== job 1712 ==
Design alu, start of the top module:
module alu(
		input  FPUCLK,
		input  [31:0] A, B,
		input  [2:0]  CTRL,
		output reg [31:0] OUT
	);
	reg [23:0] APP0, APP1, BPP0, BPP1, RESM;	 
	reg [31:0] OUT0;
	reg ASIGN0, ASIGN1, BSIGN0, BSIGN1, SIGN, OF0;
	reg [2:0]  CTRL1, CTRL2, CTRL3;
	reg [7:0] EXPONENT;
	reg  EXPCIN;				 
	wire [7:0] EXPDIF_w;		 
	wire COUT_EX, COUT_EX1;
	reg [7:0]  EXPCARRY0, EXPCARRY1;						 
	reg  EXPZFLAG0, EXPZFLAG1, EXPZFLAG2;
	cla claexp_0(.A(A[26:23]), .B(B[26:23]^{4{EXPCIN}}), .CIN(EXPCIN),  .COUT(COUT_EX), .S(EXPDIF_w[3:0]));	
	cla claexp_1(.A(A[30:27]),	.B(B[30:27]^{4{EXPCIN}}), .CIN(COUT_EX), .COUT(COUT_EX1), .S(EXPDIF_w[7:4]));
	reg [7:0] EXPDIF0;
	reg EXPLT0;					 
	reg [7:0] AEXP0, BEXP0;		 
	reg [23:0] TBSHIFTED;
	wire [23:0] SHIFTOUT_w;
	shifter shift_0(.IN(TBSHIFTED), .BY(EXPDIF0), .NEG(EXPLT0), .OUT(SHIFTOUT_w));
	reg  [23:0] A_ALUIN, B_ALUIN;
	wire [23:0] ALUOUT;
	reg ALUCIN;
	wire OVERFLOW;
	cla_add cla_add0(
		.A(A_ALUIN),
		.B(B_ALUIN),
		.CIN(ALUCIN),
		.OUT(ALUOUT),
		.OF(OVERFLOW)
	);
	wire [23:0] TWOSOUT;
	twoscomp twosconv0(
		.B(ALUOUT),
		.OUT(TWOSOUT)
	);
	wire [22:0] NORMOUT;
	wire NORMFLAG, NORMZERO;
	wire [7:0] NORM_SHIFT;
	normal normalize0(
		.IN(RESM),
		.INOF(OF0),
		.OUT(NORMOUT),
		.COUNT(NORM_SHIFT),
		.ZEROFLAG(NORMZERO)
	);
	wire COUT_SRES;
	wire [7:0] EXPSRES;
	cla clasresexp_0(.A(EXPCARRY1[3:0]),	.B(NORM_SHIFT[3:0]), .CIN(1'b0),      .COUT(COUT_SRES), .S(EXPSRES[3:0]));
  ...
make LEC_CHECK=0 CAP_MARGIN=20 CELL_PAD_IN_SITES_DETAIL_PLACEMENT=0 CELL_PAD_IN_SITES_GLOBAL_PLACEMENT=0 CORE_MARGIN=2 CORE_UTILIZATION=72 CTS_CLUSTER_DIAMETER=386 CTS_CLUSTER_SIZE=36 GPL_ROUTABILITY_DRIVEN=1 GPL_TIMING_DRIVEN=1 MIN_ROUTING_LAYER=met1 SLEW_MARGIN=10 finish   # period 4.41 ns
run.sh (not shown) runs the stock make flow with config.mk's settings and CLKGATE_MAP_FILE=.
Job 1712 never completed, since it errored out during global routing (5_1_grt).
--- input diff job 1712..job 6187 ---
Settings: clearing CELL_PAD_IN_SITES_DETAIL_PLACEMENT, which used to be 0; clearing CTS_CLUSTER_SIZE, which used to be 36; clearing CTS_CLUSTER_DIAMETER, which used to be 386; clearing MIN_ROUTING_LAYER, which used to be met1; swapping 10 for 20 in SLEW_MARGIN; clearing GPL_TIMING_DRIVEN, which used to be 1; swapping 72 for 40 in CORE_UTILIZATION; clearing CELL_PAD_IN_SITES_GLOBAL_PLACEMENT, which used to be 0; clearing GPL_ROUTABILITY_DRIVEN, which used to be 1; swapping 4.41 for 5.38 in the clock period (ns, I/O delays scaled along).
### Flow results
- In job 6187 the placeable core region turned out about 80% higher than in job 1712.
- Sort job 6187 and job 1712 by global placer's final weighted congestion asc -> top: job 6187
- Going from job 1712 to job 6187, the number of rows in the core area was found to have gone up by 18.
- Job 6187 | stages: all done | timing, DRC, antenna: all pass
- Job 1712 -> job 6187: die area increased by more than half
- Diff job 1712 -> job 6187: initial cell density of the core shows a reduction of 33 points, placed wire-length estimate after detailed placement down 14%, count of instances resized after the clock tree is built fell by 57.
Input-level comparison between job 9484 and job 6187:
Settings: CTS_CLUSTER_DIAMETER newly set to 29; SETUP_SLACK_MARGIN newly set to 1.36; CTS_CLUSTER_SIZE newly set to 37; CORE_UTILIZATION changed from 40 to 72; the clock period (ns, I/O delays scaled along) changed from 5.38 to 4.57.
==> comparison <==
Of job 6187 and job 9484, just one finished clean: job 6187.
Flow for job 9484 halted at clock tree synthesis (4_1_cts), error code DPL-0033.
Width of the die in job 9484 is 48 microns lower than in job 6187
As far as synthesized net count goes, job 6187 and job 9484 are indistinguishable; the numbers are identical.
Compared with job 6187, in job 9484 synthesized cell count roughly the same, die extent in y lower.
For job 4225, these inputs were changed with respect to job 9484:
Settings: SETUP_SLACK_MARGIN changed from 1.36 to 0.97; CORE_UTILIZATION changed from 72 to 66; CTS_CLUSTER_SIZE removed (was 37); CTS_CLUSTER_DIAMETER removed (was 29); the clock period (ns, I/O delays scaled along) changed from 4.57 to 3.75.
==> comparison <==
Job 4225: it failed with a tool error in global routing (5_1_grt), so there are no final results.
Per the comparison of job 4225 with job 9484, async set-reset flop share out of synthesis ~0 delta; post-placement worst setup slack saw a decrease; die boundary height saw an increase.
Job 4225 gives more total number of placement rows than job 9484 did.
In the floorplan summary, job 4225 is listed with a die area greater than that of job 9484.
The inputs of job 5487 differ from those of job 4225 as listed below.
Settings: TNS_END_PERCENT newly set to 5; CTS_CLUSTER_DIAMETER newly set to 67; SETUP_SLACK_MARGIN removed (was 0.97); CORE_UTILIZATION changed from 66 to 72; the clock period (ns, I/O delays scaled along) changed from 3.75 to 1.26.
[summary]
FAIL for each of job 4225 and job 5487. Job 4225 never completed; the flow aborted with a tool error in global routing (5_1_grt). Status(job 5487) = ERROR, stage = clock tree synthesis (4_1_cts). Summary: with job 4225 as the reference, core box area in job 5487 moved down by a little under 10%. Job 4225 → job 5487: area reported by Yosys stat flat, core utilization at floorplan went up, number of placed instances with taps included +115, half-perimeter wire length after detailed placement saw an increase.
## Diff of input files: job 9351 against job 5487
Settings: CTS_CLUSTER_DIAMETER removed (was 67); SETUP_SLACK_MARGIN newly set to -0.23; CORE_UTILIZATION changed from 72 to 56; the clock period (ns, I/O delays scaled along) changed from 1.26 to 2.95.
[summary]
Job 5487 got as far as clock tree synthesis (4_1_cts), where a tool error ended the run. In job 9351 the implementation ran to completion but is not tape-out ready, as the final checks report setup timing. | adder-cell share of the synthesized area | job 9351 vs job 5487 | ≈ equal |. Compared to job 5487, job 9351 has placer's final routability congestion estimate 12% lower. Taking job 5487 as the reference, in job 9351 number of cell rows higher; die size now sits higher; yosys synthesis chip area did not really move; instance count after placement with tap cells included flat. Synthesized area: job 5487 vs job 9351 identical. Number of nets at floorplan came out exactly the same in job 5487 and job 9351. [job 9351] core outline area rose about 30% relative to job 5487. [compare] base=job 5487 new=job 9351: post-DP HPWL went down 28%, area of placed instances went down by about 3%.

alu again, from the RTL that the note above started with.
Settings: LEC_CHECK=0, CAP_MARGIN=20, CELL_PAD_IN_SITES_DETAIL_PLACEMENT=0, CORE_ASPECT_RATIO=1.12, CORE_MARGIN=2, CORE_UTILIZATION=16, CTS_CLUSTER_SIZE=76, GPL_TIMING_DRIVEN=1, MIN_ROUTING_LAYER=met2, PLACE_DENSITY_LB_ADDON=0.19, SETUP_SLACK_MARGIN=0.57, SLEW_MARGIN=25; clock period 5.5 ns.
The first run went through all stages and came out clean.
Rerun with:
- CELL_PAD_IN_SITES_DETAIL_PLACEMENT: 0 -> not set
- CORE_ASPECT_RATIO: 1.12 -> not set
- CORE_UTILIZATION: 16 -> 62
- CTS_CLUSTER_SIZE: 76 -> not set
- GPL_TIMING_DRIVEN: 1 -> not set
- MIN_ROUTING_LAYER: met2 -> not set
- PLACE_DENSITY_LB_ADDON: 0.19 -> not set
- SETUP_SLACK_MARGIN: 0.57 -> 0.38
- SLEW_MARGIN: 25 -> 20
- TNS_END_PERCENT: not set -> 5
- clock period: 5.5 -> 1.26 ns (I/O delays scaled with it)
What happened: With this change the flow died in 5_1_grt; synthesized cell count stays the same; synthesized area is unchanged; die size came out lower by about 70%.
Rerun with:
- CORE_UTILIZATION: 62 -> 45
- SETUP_SLACK_MARGIN: 0.38 -> 0.74
- TNS_END_PERCENT: 5 -> not set
- clock period: 1.26 -> 2.95 ns (I/O delays scaled with it)
This time the run completed, yet does not pass: setup timing.
Area after synthesis does not change.
Die area rose by 37%.
Synthesized cell count stays the same.
Rerun with:
- CORE_UTILIZATION: 45 -> 40
- SETUP_SLACK_MARGIN: 0.74 -> not set
- clock period: 2.95 -> 5.5 ns (I/O delays scaled with it)
This time the run went through all stages and came out clean.
Final cell count goes down by 9.3%.
Final area went down by 20%.
Wire length decreases by 22%.
Sequential share of layout area rises by 7.3 points.
Clock-buffer cell count went up by 1.
Flip-flop count stays the same.
Worst hold slack gains 0.034 ns.
Die size climbs by 12%.
Critical path depth is higher by 1.
Power drops by 57%.

Starting RTL as in the previous note.
// alu
module alu(
		input  FPUCLK,
		input  [31:0] A, B,
		input  [2:0]  CTRL,
		output reg [31:0] OUT
	);
clock: 4.65 ns
lec_check: 0
abc_area: 1
cap_margin: 20
core_margin: 2
core_utilization: 72
cts_cluster_diameter: 338
cts_cluster_size: 10
slew_margin: 20
The baseline finished but failed the layout checks on negative setup slack.
Rerun with:
CORE_UTILIZATION = 62   (was 72)
CTS_CLUSTER_DIAMETER = 67   (was 338)
SETUP_SLACK_MARGIN = 0.38   (was not set)
TNS_END_PERCENT = 5   (was not set)
clock period = 1.26 ns   (was 4.65 ns; I/O delays follow)
Outcome: This time the run stopped in 5_1_grt, error GRT-0232; synthesized cell count is unchanged; die area grows by 16%; area after synthesis is unchanged.
Rerun with:
ABC_AREA = not set   (was 1)
CORE_UTILIZATION = 72   (was 62)
CTS_CLUSTER_DIAMETER = not set   (was 67)
CTS_CLUSTER_SIZE = not set   (was 10)
SETUP_SLACK_MARGIN = not set   (was 0.38)
Effect:
- With this change the flow ended with an error in 4_1_cts on DPL-0038
- synthesized area decreases by about 1.5%
- synthesized cell count decreases by about 20%
- die size decreases by 15%
No activity file was given, so power comes from the tool's default toggle rates.
